Setup of job 3873:
// ATM_TOP
module ATM_TOP #(parameter  P_WIDTH = 16,
                            B_WIDTH = 20, 
							C_WIDTH = 6)
( 
    input   wire                    clk,
    input   wire                    rst,
	input wire [C_WIDTH-1:0]         card_number,
	input wire                       card_in,
    input wire                      button_0,
    input wire                      button_1,
    input wire                      button_2,
    input wire                      button_3,
    input wire                      button_4,
    input wire                      button_5,
    input wire                      button_6,
    input wire                      button_7,
    input wire                      button_8,
    input wire                      button_9,
    input wire                      enter_button,
    input wire                      cancel_button,
    input wire                      withdraw_button,
    input wire                      deposit_button,
    input wire                      show_balance,
	input wire                      another_service,
    input wire                      English_button,
    input wire                      Arabic_button,
	input wire                      multiple_100_button,
    input wire                      multiple_1000_button,
    input wire     [B_WIDTH-1:0]     actual_deposit_value,
	input wire [31:0]                threshold,
	output wire	                         card_out,
	output wire  [B_WIDTH-1:0]     updated_balance,  
	output wire                    operation_done, 
	output wire                    error,
	output wire                    wrong_password
	);
For scale: roughly 1700 cells after synthesis, roughly 350 flip-flops.
Settings: LEC_CHECK=0, CAP_MARGIN=10, CELL_PAD_IN_SITES_DETAIL_PLACEMENT=2, CELL_PAD_IN_SITES_GLOBAL_PLACEMENT=3, CORE_MARGIN=2, CORE_UTILIZATION=57, CTS_CLUSTER_SIZE=71, GPL_ROUTABILITY_DRIVEN=1, GPL_TIMING_DRIVEN=0, MAX_ROUTING_LAYER=met5, MIN_ROUTING_LAYER=met1, PLACE_DENSITY_LB_ADDON=0.13, SETUP_SLACK_MARGIN=1.33, SLEW_MARGIN=20; clock period 9.34 ns.
run.sh (not shown) runs the stock make flow with config.mk's settings and CLKGATE_MAP_FILE=.
Stage in which a tool error killed job 3873: global placement without I/O.
Relative to job 3873, the following input files were edited for job 8204:
Settings: removing MAX_ROUTING_LAYER (formerly met5); changing CAP_MARGIN from 10 to 20; changing SETUP_SLACK_MARGIN from 1.33 to 1.37; removing GPL_TIMING_DRIVEN (formerly 0); removing CELL_PAD_IN_SITES_GLOBAL_PLACEMENT (formerly 3); removing PLACE_DENSITY_LB_ADDON (formerly 0.13); removing CTS_CLUSTER_SIZE (formerly 71); removing MIN_ROUTING_LAYER (formerly met1); changing CORE_UTILIZATION from 57 to 40; removing GPL_ROUTABILITY_DRIVEN (formerly 1); removing CELL_PAD_IN_SITES_DETAIL_PLACEMENT (formerly 2); changing the clock period (ns, I/O delays scaled along) from 9.34 to 5.35.
Notes after the runs:
- Of job 3873 and job 8204, just one finished clean: job 8204.
- Diff job 3873 -> job 8204: synthesized-area fraction occupied by xor and xnor cells neither gained nor lost much; floorplan row count rose about 20%; core area increased by 43% relative to the old numbers; total cell area reported by yosys after synthesis level.
- Diff job 3873 -> job 8204 | die width | increase of about 20%
- Net count after synthesis came out exactly the same in job 3873 and job 8204.
- From job 3873 to job 8204, mux share of post-synthesis cell area did not move at all.
- Job 8204 ends up with a starting density of the core that is 18 points lower than in job 3873.
- Job 8204 against job 3873: post-synth tally of flip-flops with integrated enable comparable, die area climbed 14000 sq um, die span in y increased 19%.
What job 9448 does differently from job 8204 at the input level:
Settings: CORE_UTILIZATION now 67, was 40; SETUP_SLACK_MARGIN now 1.17, was 1.37; the clock period (ns, I/O delays scaled along) now 4.28, was 5.35.
[summary]
- Total power delta (job 9448 − job 8204): unfavourable
- Share of total power in the clock network in job 9448 is 1.1 points lower than in job 8204
- In job 9448, the maximum number of pins on one net before global-route repair came out 11% below the value in job 8204.
- Job 9448 reports its kind of critical path as flop to flop while job 8204 reports input pin to output pin.
- | cell row count | lower: job 9448 |
- Switching power for job 9448: about 33% up relative to job 8204
- From job 8204 to job 9448, count of input and output buffers did not move at all.
- From job 8204 to job 9448, number of routed nets with antenna violations did not move at all.
- When job 9448 is measured against job 8204, its slack of the worst reg-to-reg path turns out 0.86 ns lower.
- Job 8204 reports its highest signal layer in the routed design as met5 while job 9448 reports met4.
- Higher worst endpoint data arrival time goes to job 9448 over job 8204.
Inputs modified between job 9448 and job 3348:
Settings: SETUP_SLACK_MARGIN no longer set, was 1.17; CORE_UTILIZATION now 15, was 67; the clock period (ns, I/O delays scaled along) now 7.4, was 4.28.
Of the two values seen for launching instance or port of the critical path, U0_user_interface.entry_value[6] was produced by job 9448 and actual_deposit_value[17] by job 3348.
Summary of job 3348 over job 9448: wire length rose by 8.7%; fraction of area in multi-input gates fell by 3.3 points.
Every stage of the flow completed for job 3348, and the final layout passed the timing, design-rule and antenna checks.
Sort job 3348 and job 9448 by hold slack, ascending, and job 9448 comes first.

========
== build 91 ==
Starting RTL as in the previous note.
Design ATM_TOP, start of the top module:
module ATM_TOP #(parameter  P_WIDTH = 16,
                            B_WIDTH = 20, 
							C_WIDTH = 6)
( 
    input   wire                    clk,
    input   wire                    rst,
	input wire [C_WIDTH-1:0]         card_number,
	input wire                       card_in,
    input wire                      button_0,
    input wire                      button_1,
    input wire                      button_2,
    input wire                      button_3,
    input wire                      button_4,
    input wire                      button_5,
    input wire                      button_6,
    input wire                      button_7,
    input wire                      button_8,
    input wire                      button_9,
    input wire                      enter_button,
    input wire                      cancel_button,
    input wire                      withdraw_button,
    input wire                      deposit_button,
    input wire                      show_balance,
	input wire                      another_service,
    input wire                      English_button,
    input wire                      Arabic_button,
	input wire                      multiple_100_button,
    input wire                      multiple_1000_button,
    input wire     [B_WIDTH-1:0]     actual_deposit_value,
	input wire [31:0]                threshold,
	output wire	                         card_out,
	output wire  [B_WIDTH-1:0]     updated_balance,  
	output wire                    operation_done, 
	output wire                    error,
	output wire                    wrong_password
	);
wire  [B_WIDTH-1:0]         entry_value;
wire  [P_WIDTH-1:0]         password; 
wire  [B_WIDTH-1:0]         balance; 
wire                        pass_en; 
wire  [P_WIDTH-1:0]         in_password ;  
wire  [1:0]                 operation ;  
wire                         time_out ;  
wire                         start_timer ;  
wire                         restart_timer;  
wire     [1:0]               language ;
card_handling U0_card_handling (
    .clk(clk),
    .rst(rst),
    .card_number(card_number),
    .card_in(card_in),
	.card_out(card_out),
	.updated_balance(updated_balance),
    .password(password),
    .balance(balance),
	.operation_done(operation_done),
    .pass_en(pass_en)
);
user_interface U0_user_interface (
  ...
clock: 5.14 ns
lec_check: 0
abc_area: 0
cap_margin: 20
cell_pad_in_sites_global_placement: 0
core_margin: 10
core_utilization: 63
cts_cluster_size: 54
place_density: 0.88
slew_margin: 15
Modified inputs, build 39 compared to build 91
- swapping 10 for 2 in CORE_MARGIN
- clearing PLACE_DENSITY, which used to be 0.88
- clearing CELL_PAD_IN_SITES_GLOBAL_PLACEMENT, which used to be 0
- swapping 15 for 20 in SLEW_MARGIN
- clearing CTS_CLUSTER_SIZE, which used to be 54
- clearing ABC_AREA, which used to be 0
- swapping 63 for 39 in CORE_UTILIZATION
- swapping 5.14 for 5.35 in the clock period (ns, I/O delays scaled along)
--- outcome ---
Going from build 91 to build 39, post-route total power moved down, clock tree cell share of total cell area moved up, cell area moved up, final global-route overflow total level. Per the comparison of build 39 with build 91, total wire length went down, antenna diode count +1, sequential cell area fraction in the yosys report has remained practically unchanged, wire length of the first global-routing pass dropped 3.5%, final cell count grew by about 10%.
diff inputs: build 39 => build 16
- putting CTS_CLUSTER_DIAMETER at 375 where nothing was set
- swapping 39 for 72 in CORE_UTILIZATION
- putting ABC_AREA at 1 where nothing was set
- swapping 5.35 for 3.46 in the clock period (ns, I/O delays scaled along)
==> comparison <==
Looking at quantity of gates resized following cts, build 16 sits 6 above build 39. Summary — maximum fanout along the worst path, build 16 relative to build 39: lower, by 1. Final setup skew, build 39 and build 16: higher on build 16. Internal power grows by more than half when moving from build 39 to build 16. For build 16, the endpoint of the worst setup timing path was U0_ATM_FSM.updated_balance[18], unlike build 39, where it was operation_done. Going from build 39 to build 16, cell count after synthesis now larger, global-route usage now larger.
Power figures rest on the tool's default switching activity, not on a simulated workload.
